==> inputs of v33 <==
Design top_module, start of the top module:
module top_module(
    input wire clk,
    input wire rst,
    input wire spi_mosi,
    input wire spi_cs_n,
    input wire mic_data_1,
    input wire mic_data_2,
    output wire [7:0] out,
    output wire pos,
    output wire neg
);
Settings: LEC_CHECK=0, CAP_MARGIN=20, CELL_PAD_IN_SITES_DETAIL_PLACEMENT=2, CORE_MARGIN=9, CORE_UTILIZATION=31, CTS_CLUSTER_SIZE=11, GPL_ROUTABILITY_DRIVEN=0, GPL_TIMING_DRIVEN=0, HOLD_SLACK_MARGIN=0.17, SLEW_MARGIN=25, TNS_END_PERCENT=10; clock period 5.49 ns.
run.sh (not shown) runs the stock make flow with config.mk's settings and CLKGATE_MAP_FILE=.
==> inputs of v10, as changes to v33 <==
CELL_PAD_IN_SITES_DETAIL_PLACEMENT = unset   (was 2)
CORE_MARGIN = 2   (was 9)
CORE_UTILIZATION = 40   (was 31)
CTS_CLUSTER_SIZE = unset   (was 11)
GPL_ROUTABILITY_DRIVEN = unset   (was 0)
GPL_TIMING_DRIVEN = unset   (was 0)
HOLD_SLACK_MARGIN = unset   (was 0.17)
SLEW_MARGIN = 20   (was 25)
TNS_END_PERCENT = unset   (was 10)
==> flow/constraint.sdc (replaced) <==
create_clock -name core_clock -period 5.06 [get_ports {clk}]
set_input_delay 1.0120 -clock core_clock [delete_from_list [all_inputs] [get_ports {clk}]]
set_output_delay 1.0120 -clock core_clock [all_outputs]
set_load 0.01 [all_outputs]
==> results <==
metric	v10	v33
Clock latency of the later-clocked register in the worst-skew pair	0.60 ns	0.66 ns
Final core utilization	45.4%	36.4%
Area of all placed cells without fillers	31,100 um2	32,300 um2
Run status	complete, no violations	complete, no violations
Stage-log warning count	44	28
Power density over the cells	546 nW/um2	563 nW/um2
Non-clock buffer count	43	182
Post-layout instance count excluding filler cells	3,893	4,273
Register fraction of the total cell area	54.4%	52.5%
Number of rows created at floorplan	96	109
Vertical die dimension	267 um	317 um
Via/cell ratio	4.69	5.31
Core Util at FP	40.3%	31.3%
Area of combinational cells with multiple inputs	9960 um2	9980 um2
Met2 routed wirelength	21.9 mm	62.9 mm
Int Power	0.0110 W	0.0104 W
Final-layout clock-cell area share	7.52%	7.57%
CTS clk-pin slew, worst paths	0.06 ns	0.07 ns
Cells on worst reg2reg path	13	15
Buffering stage count on the worst path with inverters included	1	2
Layout Area Growth over Synthesis	12.5%	16.6%
Data required time at the worst endpoint	5.53 ns	6.04 ns

========
==> v13: inputs <==
top_module again, from the RTL that the note above started with.
make LEC_CHECK=0 ABC_AREA=1 CAP_MARGIN=20 CORE_MARGIN=2 CORE_UTILIZATION=72 CTS_CLUSTER_SIZE=10 HOLD_SLACK_MARGIN=0.25 PLACE_DENSITY=0.36 SETUP_SLACK_MARGIN=0.16 SLEW_MARGIN=20 finish   # period 2.85 ns
==> v12: changes against v13 <==
==> flow/config.mk (replaced) <==
export PLATFORM = sky130hd
export DESIGN_NAME = top_module
export DESIGN_NICKNAME = top_module
export VERILOG_FILES = /design/flow/design.v
export SDC_FILE = /design/flow/constraint.sdc
export NUM_CORES = 4
export LEC_CHECK = 0
export CAP_MARGIN = 5
export CORE_MARGIN = 2
export CORE_UTILIZATION = 72
export CTS_CLUSTER_DIAMETER = 360
export SETUP_SLACK_MARGIN = -0.23
export SLEW_MARGIN = 20
==> flow/constraint.sdc (replaced) <==
create_clock -name core_clock -period 2.81 [get_ports {clk}]
set_input_delay 0.5620 -clock core_clock [delete_from_list [all_inputs] [get_ports {clk}]]
set_output_delay 0.5620 -clock core_clock [all_outputs]
set_load 0.01 [all_outputs]
==> results_slide.txt <==
Flow Results at a Glance

Routing
  – Met2 WL: 27940 um
  – Routed wire length: 55110 um
  – DR vias: 19604
  – Number of iterations in the first detailed-routing pass: 5

Timing
  – Period utilization: 136.6%
  – F_max: 260.4 MHz
  – Fin Hold WS: 0.3262 ns
  – Worst slew pin tran: 0.5206 ns
  – Setup violators final: ~44
  – Final WS setup: -1.030 ns

Setup path
  – Slowest stage delay, CP: 0.56 ns
  – Reg-to-reg slack, setup: -1.03 ns
  – Slowest CP cell: or4_4
  – Levels on crit path: 14

Cells and area
  – Comb gate area: 0.01024 mm^2
  – Clk_buf instances: 101
  – Flop share of the area: 53.21%

Global routing
  – Grt met3 use: 4.335%
  – Largest net degree at the start of global routing: 106

Power
  – Peak supply drop: 0.7088 mV

Status
  – Fail Reasons: setup timing
  – Status: finished with violations
the above is filed under v12

==> results_slide.txt <==
Flow Results at a Glance

Status
  – Status: no timing/DRC/antenna violations

Cells and area
  – Clk_buf instances: 97

Setup path
  – Slowest stage delay, CP: 0.40 ns
  – Slowest CP cell: dfrtp_1
  – Reg-to-reg slack, setup: ~0.12 ns
  – Levels on crit path: 19

Power
  – Peak supply drop: 1.057 mV

Routing
  – Met2 WL: 26450 um

Timing
  – Worst slew pin tran: 0.8514 ns
  – Period utilization: 95.87%
  – Setup violators final: 0
  – Fin Hold WS: 0.3160 ns
  – Final WS setup: between 0.1 and 0.15 ns

Global routing
  – Largest net degree at the start of global routing: 206
the above is filed under v13


========
==> inputs of run a <==
top_module again, from the RTL that the note above started with.
Design top_module, start of the top module:
module top_module(
    input wire clk,
    input wire rst,
    input wire spi_mosi,
    input wire spi_cs_n,
    input wire mic_data_1,
    input wire mic_data_2,
    output wire [7:0] out,
    output wire pos,
    output wire neg
);
wire [7:0] addr;
wire [7:0] value;
wire wr_en = 1;
wire rd_en = 1;
wire [7:0] mem_out;
wire [7:0] decimation_ratio;
wire dec_data_1;
wire dec_data_2;
wire dec_clk;
wire [7:0] filter_length;
wire [7:0] filter_out;
wire [15:0] capture_reg;
wire dummy;
wire dummy2;
wire corr_dec_en;
assign addr = capture_reg[15:8];
assign value = capture_reg[7:0];
    spi_port u_spi_port(
        .clk(clk),
        .rst_n(!rst),
        .spi_clk(clk),
        .spi_mosi(spi_mosi),
        .spi_miso(dummy),
        .spi_cs_n(spi_cs_n),
        .capture_reg(capture_reg)
    );
    config_memory u_memory(
        .clk(clk),            
        .rst_n(!rst),          
        .addr(addr),     
        .data_in(value),  
        .wr_en(wr_en),          
        .rd_en(rd_en),          
        .data_out(mem_out) 
    );
    demux1to2 u_demux1to2(
        .clk(clk),
        .rst_n(!rst),
        .sel(addr),
        .d(mem_out),
        .a(decimation_ratio),  
        .b(filter_length)
    );
    decimator u_decimator_1(
        .clk(clk),              
        .rst(rst),              
        .decimation_ratio(decimation_ratio),
        .data(mic_data_1),             
        .out(dec_data_1),              
        .dec_clk(dec_clk)           
    );
    decimator u_decimator_2(
  ...
clock: 5.14 ns
lec_check: 0
cap_margin: 20
cell_pad_in_sites_detail_placement: 1
cell_pad_in_sites_global_placement: 2
core_margin: 3
core_utilization: 50
max_routing_layer: met5
min_routing_layer: met2
place_density: 0.5
slew_margin: 20
tns_end_percent: 20
==> run b: changes against run a <==
Settings changed: CELL_PAD_IN_SITES_DETAIL_PLACEMENT 1 to not set, CELL_PAD_IN_SITES_GLOBAL_PLACEMENT 2 to not set, CORE_MARGIN 3 to 2, CORE_UTILIZATION 50 to 72, CTS_CLUSTER_DIAMETER set to 357, CTS_CLUSTER_SIZE set to 14, MAX_ROUTING_LAYER met5 to not set, MIN_ROUTING_LAYER met2 to not set, PLACE_DENSITY 0.5 to not set, TNS_END_PERCENT 20 to not set.
==> flow/constraint.sdc (replaced) <==
create_clock -name core_clock -period 2.94 [get_ports {clk}]
set_input_delay 0.5880 -clock core_clock [delete_from_list [all_inputs] [get_ports {clk}]]
set_output_delay 0.5880 -clock core_clock [all_outputs]
set_load 0.01 [all_outputs]
==> run c: changes against run a <==
Settings changed: CELL_PAD_IN_SITES_DETAIL_PLACEMENT 1 to not set, CELL_PAD_IN_SITES_GLOBAL_PLACEMENT 2 to not set, CORE_MARGIN 3 to 2, CORE_UTILIZATION 50 to 72, CTS_CLUSTER_DIAMETER set to 269, CTS_CLUSTER_SIZE set to 29, GPL_ROUTABILITY_DRIVEN set to 0, MIN_ROUTING_LAYER met2 to met1, PLACE_DENSITY 0.5 to not set, TNS_END_PERCENT 20 to not set.
==> flow/constraint.sdc (replaced) <==
create_clock -name core_clock -period 4.25 [get_ports {clk}]
set_input_delay 0.8500 -clock core_clock [delete_from_list [all_inputs] [get_ports {clk}]]
set_output_delay 0.8500 -clock core_clock [all_outputs]
set_load 0.01 [all_outputs]
==> job_summary.md <==
## Synthesis and layout report

| Metric | Value |
|---|---|
| Routing usage on met3 | `0.365` |
| Wire length on met2 | `33.9 mm` |
| Status | `finished clean` |
| Sequential share of power | `0.382` |
| Count of final setup violators | `0` |
| R2r setup slk | `0.52 ns` |
| Arr. time, crit path | `5.10 ns` |
| Cell family with most CP delay | `AND-OR/OR-AND gates` |
| Met1 WL | `0 microns` |
| CP cell instances | `or4_1, nor3_4, buf_4, mux2i_1, nand3_1, xor2_1, ha_1, o21ai_0, o21bai_1, a21oi_1, a2111oi_2, o21ai_0, o21ai_1, mux2_2` |
| RR Startpoint | `u_spi_port.capture_reg[12]` |
(the above is from run a)
==> job_summary.md <==
## Synthesis and layout report

| Metric | Value |
|---|---|
| Arr. time, crit path | `4.51 ns` |
| Wire length on met2 | `22.9 mm` |
| Status | `finished clean` |
| R2r setup slk | `0.21 ns` |
| RR Startpoint | `u_spi_port.capture_reg[13]` |
| Sequential share of power | `0.457` |
(the above is from run c)
==> job_summary.md <==
## Synthesis and layout report

| Metric | Value |
|---|---|
| Status | `complete, but fails checks` |
| Violated layout checks | `setup timing` |
| Met1 WL | `23.3 mm` |
| Worst setup margin | `-0.888 ns` |
| Cell family with most CP delay | `adder cells` |
| CP cell instances | `or4_4, nor3_4, buf_12, mux2i_4, ha_4, buf_6, nand2_4, xor2_2, ha_1, o21a_1, a21oi_1, maj3_2, maj3_2, buf_12, a21oi_4, o22ai_1` |
| Count of final setup violators | `35` |
(the above is from run b)
Power and IR drop assume default switching activity.
